==> job 7454: inputs <==
==> flow/design.v <==
module cordic_magphase #(
    parameter integer INPUT_WIDTH      = 16,
    parameter integer INT_WIDTH        = 32,
    parameter integer ITERATIONS       = 32,
    parameter integer GAIN_FRAC_BITS   = 28,
    parameter integer OUTPUT_FRAC_BITS = 14
) (
    input  wire                          clk,
    input  wire                          rst_n,
    input  wire                          start,
    input  wire signed [INPUT_WIDTH-1:0] x_in,
    input  wire signed [INPUT_WIDTH-1:0] y_in,
    output reg                           busy,
    output reg                           done,
    output reg  signed [INT_WIDTH-1:0]   magnitude,
    output reg  signed [INT_WIDTH-1:0]   phase
);
    localparam IDLE         = 2'd0;
    localparam ITERATE      = 2'd1;
    localparam POST_PROCESS = 2'd2;
    localparam DONE_STATE   = 2'd3;
    reg [1:0] state, state_next;
    reg signed [INT_WIDTH-1:0] x_reg, y_reg, x_next, y_next;
    reg signed [INT_WIDTH-1:0] z_reg, z_next;
    reg [5:0]                  iter_cnt, iter_cnt_next;
    reg signed [1:0] pi_correction, pi_correction_next;  
    localparam [31:0] PI_CONST32    = 32'h3243F6A8;  
    localparam [31:0] TWOPI_CONST32 = 32'h6487ED51;  
    localparam [31:0] K_INV32       = 32'd162600000;
    localparam signed [INT_WIDTH-1:0] PI_CONST    = {{(INT_WIDTH-32){PI_CONST32[31]}}, PI_CONST32};
    localparam signed [INT_WIDTH-1:0] TWOPI_CONST = {{(INT_WIDTH-32){TWOPI_CONST32[31]}}, TWOPI_CONST32};
    localparam signed [INT_WIDTH-1:0] K_INV       = {{(INT_WIDTH-32){K_INV32[31]}}, K_INV32};
    function signed [31:0] atan_lut;
        input [4:0] idx;
        begin
            case (idx)
                4'd0:  atan_lut = 32'sh0C90FDAA;
                4'd1:  atan_lut = 32'sh076B19C1;
                4'd2:  atan_lut = 32'sh03EB6EBF;
                4'd3:  atan_lut = 32'sh01FD5BA9;
                4'd4:  atan_lut = 32'sh00FFAAE0;
                4'd5:  atan_lut = 32'sh007FF55B;
                4'd6:  atan_lut = 32'sh003FFEA8;
                4'd7:  atan_lut = 32'sh001FFFDA;
                4'd8:  atan_lut = 32'sh000FFFEF;
                4'd9:  atan_lut = 32'sh0007FFFF;
                4'd10: atan_lut = 32'sh0003FFFF;
                4'd11: atan_lut = 32'sh0001FFFF;
                4'd12: atan_lut = 32'sh0000FFFF;
                4'd13: atan_lut = 32'sh00007FFF;
                4'd14: atan_lut = 32'sh00003FFF;
                4'd15: atan_lut = 32'sh00001FFF;  
                5'd16: atan_lut = 32'sh00000FFF;  
                5'd17: atan_lut = 32'sh000007FF;  
                5'd18: atan_lut = 32'sh000003FF;  
                5'd19: atan_lut = 32'sh000001FF;  
                5'd20: atan_lut = 32'sh000000FF;  
                5'd21: atan_lut = 32'sh0000007F;  
                5'd22: atan_lut = 32'sh0000003F;  
                5'd23: atan_lut = 32'sh0000001F;  
                5'd24: atan_lut = 32'sh0000000F;  
                5'd25: atan_lut = 32'sh00000007;  
                5'd26: atan_lut = 32'sh00000003;  
                5'd27: atan_lut = 32'sh00000001;  
                default: atan_lut = 32'sh00000000;  
            endcase
        end
    endfunction
    wire signed [47:0] mag_prod = x_reg * K_INV;  
    wire signed [INT_WIDTH-1:0] mag_corr = mag_prod >>> GAIN_FRAC_BITS;
    reg  signed [INT_WIDTH-1:0] phase_tmp;
    always @(posedge clk or negedge rst_n) begin
        if (!rst_n) begin
            state     <= IDLE;
            busy      <= 1'b0;
            done      <= 1'b0;
            x_reg     <= 0;
            y_reg     <= 0;
            z_reg     <= 0;
            iter_cnt  <= 0;
            magnitude <= 0;
            phase     <= 0;
            pi_correction <= 2'sd0;
        end else begin
            state    <= state_next;
            x_reg    <= x_next;
            y_reg    <= y_next;
            z_reg    <= z_next;
            iter_cnt <= iter_cnt_next;
            pi_correction <= pi_correction_next;
            busy     <= (state_next != IDLE) && (state_next != DONE_STATE);
            done     <= (state_next == DONE_STATE);
            if (state_next == DONE_STATE) begin
                magnitude <= ((mag_corr < 0) ? -mag_corr : mag_corr) << OUTPUT_FRAC_BITS;
                case (pi_correction)
                    -2'sd1: phase_tmp = z_next - PI_CONST;
                    2'sd0:  phase_tmp = z_next;
                    default: phase_tmp = z_next + PI_CONST;
                endcase
                if (phase_tmp > PI_CONST)
                    phase_tmp = phase_tmp - TWOPI_CONST;
                else if (phase_tmp < -PI_CONST)
                    phase_tmp = phase_tmp + TWOPI_CONST;
                phase <= phase_tmp;
            end
        end
    end
    always @* begin
        state_next          = state;
        x_next              = x_reg;
        y_next              = y_reg;
        z_next              = z_reg;
        iter_cnt_next       = iter_cnt;
        pi_correction_next  = pi_correction;
        case (state)
            IDLE, DONE_STATE: begin
                if (start) begin
                    x_next = {{(INT_WIDTH-INPUT_WIDTH){x_in[INPUT_WIDTH-1]}}, x_in};
                    y_next = {{(INT_WIDTH-INPUT_WIDTH){y_in[INPUT_WIDTH-1]}}, y_in};
                    if (x_next < 0) begin
                        x_next = -x_next;
                        y_next = -y_next;
                        pi_correction_next = (y_next >= 0) ? 2'sd1 : -2'sd1;
                    end else begin
                        pi_correction_next = 2'sd0;
                    end
                    z_next        = 0;
                    iter_cnt_next = 0;
                    state_next    = ITERATE;
                end else begin
                    state_next    = IDLE;
                end
            end
            ITERATE: begin
                if (iter_cnt < ITERATIONS) begin
                    if (y_reg >= 0) begin
                        x_next = x_reg + (y_reg >>> iter_cnt);
                        y_next = y_reg - (x_reg >>> iter_cnt);
                        z_next = z_reg + atan_lut(iter_cnt[4:0]);
                    end else begin
                        x_next = x_reg - (y_reg >>> iter_cnt);
                        y_next = y_reg + (x_reg >>> iter_cnt);
                        z_next = z_reg - atan_lut(iter_cnt[4:0]);
                    end
                    iter_cnt_next = iter_cnt + 1'b1;
                    if (iter_cnt == ITERATIONS-1)
                        state_next = POST_PROCESS;
                end else begin
                    state_next = POST_PROCESS;
                end
            end
            POST_PROCESS: begin
                state_next = DONE_STATE;
            end
            default: state_next = IDLE;
        endcase
    end
endmodule
==> flow/run.sh <==
#!/bin/bash
# the make line also repeats each setting of config.mk as NAME=value (left out here)
make -C /OpenROAD-flow-scripts/flow DESIGN_CONFIG=/design/flow/config.mk WORK_HOME=/design/flow/orfs CLKGATE_MAP_FILE= finish
==> flow/config.mk <==
export PLATFORM = sky130hd
export DESIGN_NAME = cordic_magphase
export DESIGN_NICKNAME = cordic_magphase
export VERILOG_FILES = /design/flow/design.v
export SDC_FILE = /design/flow/constraint.sdc
export NUM_CORES = 4
export LEC_CHECK = 0
export CAP_MARGIN = 20
export CORE_MARGIN = 2
export CORE_UTILIZATION = 72
export CTS_CLUSTER_DIAMETER = 199
export CTS_CLUSTER_SIZE = 28
export HOLD_SLACK_MARGIN = -0.08
export MAX_ROUTING_LAYER = met4
export PLACE_DENSITY_LB_ADDON = 0.11
export SETUP_SLACK_MARGIN = 4.0
export SLEW_MARGIN = 40
==> flow/constraint.sdc <==
create_clock -name core_clock -period 13.7 [get_ports {clk}]
set_input_delay 2.7400 -clock core_clock [delete_from_list [all_inputs] [get_ports {clk}]]
set_output_delay 2.7400 -clock core_clock [all_outputs]
set_load 0.01 [all_outputs]
==> inputs of job 2133, as changes to job 7454 <==
Settings changed: CELL_PAD_IN_SITES_DETAIL_PLACEMENT from default to 0, CELL_PAD_IN_SITES_GLOBAL_PLACEMENT from default to 0, CORE_ASPECT_RATIO from default to 0.85, CORE_UTILIZATION 72 to 65, CTS_CLUSTER_DIAMETER 199 to 170, CTS_CLUSTER_SIZE 28 to default, HOLD_SLACK_MARGIN -0.08 to default, MAX_ROUTING_LAYER met4 to default, PLACE_DENSITY_LB_ADDON 0.11 to default, SETUP_SLACK_MARGIN 4.0 to 1.09, SLEW_MARGIN 40 to 20.
==> flow/constraint.sdc (replaced) <==
create_clock -name core_clock -period 7.91 [get_ports {clk}]
set_input_delay 1.5820 -clock core_clock [delete_from_list [all_inputs] [get_ports {clk}]]
set_output_delay 1.5820 -clock core_clock [all_outputs]
set_load 0.01 [all_outputs]
==> results <==
- In job 7454 the register-to-register slack is better than in job 2133, by 4.7 ns.
- Maximum frequency: job 2133 is larger than job 7454 (14%).
- Synthesized cell count is the same in job 2133 and job 7454.
- Between job 2133 and job 7454, the lower critical path depth is in job 2133 (gap 4).
- Job 7454 finished clean. Job 2133 finished but failed the layout checks on negative setup slack.
